## pipelined_cordic
module pipelined_cordic(
    input Clk, Rst,
    input signed[15:0] x_in, y_in, theta_in,
    output reg signed[15:0] sine_theta,
    output reg signed[15:0] cosine_theta
);
export LEC_CHECK = 0
export CAP_MARGIN = 20
export CORE_MARGIN = 2
export CORE_UTILIZATION = 70
export SETUP_SLACK_MARGIN = 0.91
export SLEW_MARGIN = 20
create_clock -name core_clock -period 3.33 [get_ports {Clk}]
run.sh (not shown) runs the stock make flow with config.mk's settings and CLKGATE_MAP_FILE=.
The first run produced a clean layout.
Next try:
--- a/flow/config.mk
+++ b/flow/config.mk
@@ -10,2 +10,2 @@
-export CORE_UTILIZATION = 70
-export SETUP_SLACK_MARGIN = 0.91
+export CORE_UTILIZATION = 54
+export PLACE_DENSITY = 0.6
==> flow/constraint.sdc (replaced) <==
create_clock -name core_clock -period 3.96 [get_ports {Clk}]
set_input_delay 0.7920 -clock core_clock [delete_from_list [all_inputs] [get_ports {Clk}]]
set_output_delay 0.7920 -clock core_clock [all_outputs]
set_load 0.01 [all_outputs]
=>
- design area shrinks by roughly a tenth
- die size went up by a quarter to a third
- global-route usage shrinks by 9.8 points
Next try:
--- a/flow/config.mk
+++ b/flow/config.mk
@@ -8 +8,2 @@
-export CAP_MARGIN = 20
+export ABC_AREA = 1
+export CAP_MARGIN = 35
@@ -10,2 +11,4 @@
-export CORE_UTILIZATION = 54
-export PLACE_DENSITY = 0.6
+export CORE_UTILIZATION = 72
+export CTS_CLUSTER_DIAMETER = 379
+export CTS_CLUSTER_SIZE = 17
+export SETUP_SLACK_MARGIN = 0.09
==> flow/constraint.sdc (replaced) <==
create_clock -name core_clock -period 2.43 [get_ports {Clk}]
set_input_delay 0.4860 -clock core_clock [delete_from_list [all_inputs] [get_ports {Clk}]]
set_output_delay 0.4860 -clock core_clock [all_outputs]
set_load 0.01 [all_outputs]
The changed run failed in global routing; synthesized cell count rises by 37%; area after synthesis rises by 10%; die area falls by 17%.
Next try:
--- a/flow/config.mk
+++ b/flow/config.mk
@@ -8,2 +8 @@
-export ABC_AREA = 1
-export CAP_MARGIN = 35
+export CAP_MARGIN = 20
@@ -11,4 +10,2 @@
-export CORE_UTILIZATION = 72
-export CTS_CLUSTER_DIAMETER = 379
-export CTS_CLUSTER_SIZE = 17
-export SETUP_SLACK_MARGIN = 0.09
+export CORE_UTILIZATION = 40
+export PLACE_DENSITY = 0.6
==> flow/constraint.sdc (replaced) <==
create_clock -name core_clock -period 3.96 [get_ports {Clk}]
set_input_delay 0.7920 -clock core_clock [delete_from_list [all_inputs] [get_ports {Clk}]]
set_output_delay 0.7920 -clock core_clock [all_outputs]
set_load 0.01 [all_outputs]
With this change the flow completed with no timing, DRC or antenna violations. Synthesized cell count came out lower by 27%. Die size rose by 63%. Area after synthesis drops by 9.1%.

* * *

pipelined_cordic again, from the RTL that the note above started with.
export LEC_CHECK = 0
export CAP_MARGIN = 30
export CORE_ASPECT_RATIO = 1.61
export CORE_MARGIN = 2
export CORE_UTILIZATION = 38
export CTS_CLUSTER_SIZE = 76
export GPL_TIMING_DRIVEN = 1
export HOLD_SLACK_MARGIN = 0.18
export PLACE_DENSITY = 0.67
export SLEW_MARGIN = 30
export TNS_END_PERCENT = 15
create_clock -name core_clock -period 5.45 [get_ports {Clk}]
Edit:
CAP_MARGIN = 20   (was 30)
CORE_UTILIZATION = 48   (was 38)
CTS_CLUSTER_SIZE = not set   (was 76)
GPL_TIMING_DRIVEN = not set   (was 1)
PLACE_DENSITY = 0.6   (was 0.67)
SLEW_MARGIN = 20   (was 30)
TNS_END_PERCENT = not set   (was 15)
clock period = 4.5 ns   (was 5.45 ns; I/O delays follow)
=> Final cell count drops by 5.9%. Design area drops by 1.2%. Hold slack improves by 4.4 ps. Count of clock-buffer cells in the layout drops by 16. Global-route usage climbs by 4.2 points. Routed wire length drops by 3.9%. Core utilization climbs by 11 points. Worst setup slack degrades by 760 ps. Area after synthesis is unchanged.
Edit:
ABC_AREA = 1   (was not set)
CORE_ASPECT_RATIO = 0.5   (was 1.61)
CORE_UTILIZATION = 72   (was 48)
CTS_CLUSTER_DIAMETER = 394   (was not set)
CTS_CLUSTER_SIZE = 99   (was not set)
HOLD_SLACK_MARGIN = not set   (was 0.18)
TNS_END_PERCENT = 5   (was not set)
clock period = 1.92 ns   (was 4.5 ns; I/O delays follow)
=>
- With this change the flow failed in global routing (5_1_grt), error GRT-0232
- synthesized cell count is higher by about 37%
- die size fell by about 26%
- synthesized area grows by 10%
Edit:
CAP_MARGIN = 5   (was 20)
CORE_ASPECT_RATIO = not set   (was 0.5)
CTS_CLUSTER_DIAMETER = 379   (was 394)
CTS_CLUSTER_SIZE = 17   (was 99)
PLACE_DENSITY = not set   (was 0.6)
SETUP_SLACK_MARGIN = -0.25   (was not set)
SLEW_MARGIN = 40   (was 20)
TNS_END_PERCENT = not set   (was 5)
clock period = 2.43 ns   (was 1.92 ns; I/O delays follow)
The changed run completed and failed the layout checks on negative setup slack.
Die size barely changes.
Synthesized area does not change.
Synthesized cell count stays the same.
